== run A ==
==> flow/design.v (excerpt) <==
module mult32x32 (
    input logic clk,             
    input logic reset,           
    input logic start,           
    input logic [31:0] a,        
    input logic [31:0] b,        
    output logic busy,           
    output logic [63:0] product  
);
make LEC_CHECK=0 ABC_AREA=0 CAP_MARGIN=25 CORE_ASPECT_RATIO=1.08 CORE_MARGIN=2 CORE_UTILIZATION=72 CTS_CLUSTER_DIAMETER=381 CTS_CLUSTER_SIZE=44 GPL_TIMING_DRIVEN=1 PLACE_DENSITY=0.74 SETUP_SLACK_MARGIN=-0.81 SLEW_MARGIN=20 TNS_END_PERCENT=5 finish   # period 8.65 ns
run.sh (not shown) runs the stock make flow with config.mk's settings and CLKGATE_MAP_FILE=.
Run A did not make it past clock tree synthesis (4_1_cts), where a tool error ended it.
Input changes introduced in run B (baseline for comparison: run A):
- CTS_CLUSTER_SIZE changed from 44 to 46
- PLACE_DENSITY removed (was 0.74)
- TNS_END_PERCENT changed from 5 to 70
- CTS_CLUSTER_DIAMETER changed from 381 to 290
- SETUP_SLACK_MARGIN removed (was -0.81)
- the clock period (ns, I/O delays scaled along) changed from 8.65 to 6.76
Results
Run B did not finish; a tool error ended it in detailed placement (3_5_place_dp). As far as adder-cell share of the synthesized area goes, run A and run B are indistinguishable; the numbers are identical. [compare] base=run A new=run B: synthesized area level, number of placement rows level, register bit total from synthesis level, initial core utilization level. Diff run A..run B | synthesis area per yosys | unchanged. Weighted congestion reported at the end of routability-driven placement in run B vs run A: down 1.3%. | top-level port count | run B vs run A | ≈ equal |. The count of library flops with an enable pin was comparable across run B and run A. | post-synth net total | run B vs run A | ≈ equal |.
Input-level comparison between run C and run B:
- swapping 290 for 206 in CTS_CLUSTER_DIAMETER
- putting SETUP_SLACK_MARGIN at 0.98 where nothing was set
- swapping 0 for 1 in ABC_AREA
- putting PLACE_DENSITY at 0.74 where nothing was set
- swapping 72 for 55 in CORE_UTILIZATION
- swapping 1 for 0 in GPL_TIMING_DRIVEN
- swapping 20 for 5 in SLEW_MARGIN
- swapping 70 for 5 in TNS_END_PERCENT
- swapping 46 for 99 in CTS_CLUSTER_SIZE
### Flow results
- Although it ran to completion, run C produced a layout that fails the final checks because of setup timing.
- Taking run B as the reference, in run C core footprint up 0.0073 mm2; average footprint of a synthesized cell shrank by 18%; die span in y saw an increase; synthesized area went up about 12%.
- Compared with run B, yosys synthesis chip area in run C increased by more than 10%.
- Comparing run B and run C, the higher total number of placement rows is on run C.
- Run B → run C: count of distinct cell types in the synthesized netlist now sits lower; yosys stat cell total now sits higher; gate count after technology mapping now sits higher.
> inputs changed (run C -> run D)
- a change of SLEW_MARGIN from 5 to 20
- a change of CORE_UTILIZATION from 55 to 48
- a change of ABC_AREA from 1 to 0
- a change of CTS_CLUSTER_SIZE from 99 to 27
- a deleted CTS_CLUSTER_DIAMETER that had been 206
- a change of GPL_TIMING_DRIVEN from 0 to 1
- a deleted SETUP_SLACK_MARGIN that had been 0.98
Findings:
Measured against each other, run C and run D differ in number of antenna violations at the first check in global routing, the higher figure coming from run C.
In the reports for run C and run D, the smaller final setup violation count belongs to run D.
Run D reports its prevailing logic family in the synthesized netlist as adder cells while run C reports simple AND/OR/NAND/NOR gates.
Going from run C to run D, area fraction in full adders, half adders and majority gates shows an increase of 2.7 points, setup slack shows an increase of 0.77 ns, non-clock buffer count shows an increase of 97%.
The first-iteration DRC count in run D sits 1154 below the value recorded for run C.
To summarise run D: no stage aborted, but the layout did not pass its checks, failing on setup timing.
Looking at share of cell area taken by multi-input logic gates, run D sits below run C.

* * *

The RTL this note starts from:
==> flow/design.v <==
module mult32x32_fsm (
    input logic clk,               
    input logic reset,             
    input logic start,             
    output logic busy,             
    output logic [1:0] a_sel,      
    output logic b_sel,            
    output logic [2:0] shift_sel,  
    output logic upd_prod,         
    output logic clr_prod          
);
	typedef enum { idle, handle1, handle2, handle3, handle4, handle5, handle6, handle7, handle8} sm_type;
	sm_type current_state;
	sm_type next_state;
	always_ff @(posedge clk, posedge reset) begin
		if (reset== 1'b1) begin
			current_state <=idle;
		end
		else begin
			current_state <= next_state;
		end
	end
	always_comb begin
		next_state= current_state;
		busy=1'b1;
		upd_prod= 1'b1;
		clr_prod= 1'b0;
		a_sel= 2'b0;
		b_sel= 1'b0;
		shift_sel= 3'b0;
		case(current_state)
			idle: begin
				if(start== 1'b0) begin
					next_state=idle;
					busy=1'b0;
					upd_prod=1'b0;
				end
				else begin
					next_state=handle1;
					busy=1'b0;
					upd_prod=1'b0;
					clr_prod=1'b1;
				end
			end
			handle1: begin
				next_state= handle2;
				a_sel=2'b0;
				b_sel=1'b0;
				shift_sel=3'b0;
			end
			handle2: begin
				next_state= handle3;
				a_sel=2'b01;
				b_sel=1'b0;
				shift_sel=3'b001;
			end
			handle3: begin
				next_state= handle4;
				a_sel=2'b10;
				b_sel=1'b0;
				shift_sel=3'b010;
			end
			handle4: begin
				next_state= handle5;
				a_sel=2'b11;
				b_sel=1'b0;
				shift_sel=3'b011;
			end
			handle5: begin
				next_state= handle6;
				a_sel=2'b0;
				b_sel=1'b1;
				shift_sel=3'b010;
			end
			handle6: begin
				next_state= handle7;
				a_sel=2'b01;
				b_sel=1'b1;
				shift_sel=3'b011;
			end
			handle7: begin
				next_state= handle8;
				a_sel=2'b10;
				b_sel=1'b1;
				shift_sel=3'b100;
			end
			handle8: begin
				next_state= idle;
				a_sel=2'b11;
				b_sel=1'b1;
				shift_sel=3'b101;
			end
		endcase
	end
endmodule
module mult32x32_arith (
    input logic clk,              
    input logic reset,            
    input logic [31:0] a,         
    input logic [31:0] b,         
    input logic [1:0] a_sel,      
    input logic b_sel,            
    input logic [2:0] shift_sel,  
    input logic upd_prod,         
    input logic clr_prod,         
    output logic [63:0] product   
);
logic [15:0] out16;
logic [7:0] out8;
always_comb begin
	case(a_sel)
		2'b00: out8 = a[7:0];
		2'b01: out8 = a[15:8];
		2'b10: out8 = a[23:16];
		2'b11: out8 = a[31:24];
	endcase
end
always_comb begin
	case(b_sel)
		1'b0: out16 = b[15:0];
		1'b1: out16 = b[31:16];
	endcase
end
logic [23:0] mult;
always_comb begin
	mult = out16 * out8;
end
logic [63:0] shifted;
always_comb begin
	shifted = 64'b0;
	case(shift_sel)
		3'b000: shifted = mult;
		3'b001: shifted = mult << 8; 
		3'b010: shifted = mult << 16;
		3'b011: shifted = mult << 24;
		3'b100: shifted = mult << 32;
		3'b101: shifted = mult << 40;
	endcase
end
always_ff @(posedge clk, posedge reset) begin
	if(reset == 1'b1) begin 
		product <= 64'b0;
	end
	else begin
		if(clr_prod == 1'b1) begin
			product <= 64'b0;
		end
		else if (upd_prod == 1'b1) begin
			product <= product + shifted;
		end
	end
end
endmodule
module mult32x32 (
    input logic clk,             
    input logic reset,           
    input logic start,           
    input logic [31:0] a,        
    input logic [31:0] b,        
    output logic busy,           
    output logic [63:0] product  
);
logic [1:0] a_sel;
logic b_sel;
logic [2:0] shift_sel;
logic upd_prod;
logic clr_prod;
mult32x32_fsm fsm(
	.clk(clk),
	.reset(reset),
	.start(start),
	.busy(busy),
	.a_sel(a_sel),
	.b_sel(b_sel),
	.shift_sel(shift_sel),
	.upd_prod(upd_prod),
	.clr_prod(clr_prod)
);
mult32x32_arith arith(
	.clk(clk),
	.reset(reset),
	.a(a),
	.b(b),
	.a_sel(a_sel),
	.b_sel(b_sel),
	.shift_sel(shift_sel),
	.upd_prod(upd_prod),
	.clr_prod(clr_prod),
	.product(product)
);
endmodule
make LEC_CHECK=0 ABC_AREA=1 CAP_MARGIN=20 CORE_MARGIN=2 CORE_UTILIZATION=64 CTS_CLUSTER_DIAMETER=348 CTS_CLUSTER_SIZE=98 PLACE_DENSITY=0.39 SLEW_MARGIN=20 TNS_END_PERCENT=10 finish   # period 6.1 ns
The starting point died in clock tree synthesis (4_1_cts) on DPL-0033.
==> next run, changes <==
Settings changed: ABC_AREA 1 to unset, CORE_UTILIZATION 64 to 72.
Clock period 6.1 ns to 11.5 ns, I/O delays scaled along.
The new run completed with no timing, DRC or antenna violations.
Synthesized cell count shrinks by 26%.
Synthesized area shrinks by 10%.
Die size shrinks by 20%.
==> next run, changes <==
Settings changed: CORE_UTILIZATION 72 to 62, CTS_CLUSTER_DIAMETER 348 to unset, CTS_CLUSTER_SIZE 98 to unset, PLACE_DENSITY 0.39 to unset, TNS_END_PERCENT 10 to unset.
Clock period 11.5 ns to 5.3 ns, I/O delays scaled along.
Outcome: The changed run never finished: it broke off in clock tree synthesis (4_1_cts) on DPL-0038. Synthesized area stays the same. Die area is higher by about 16%. Synthesized cell count does not change.
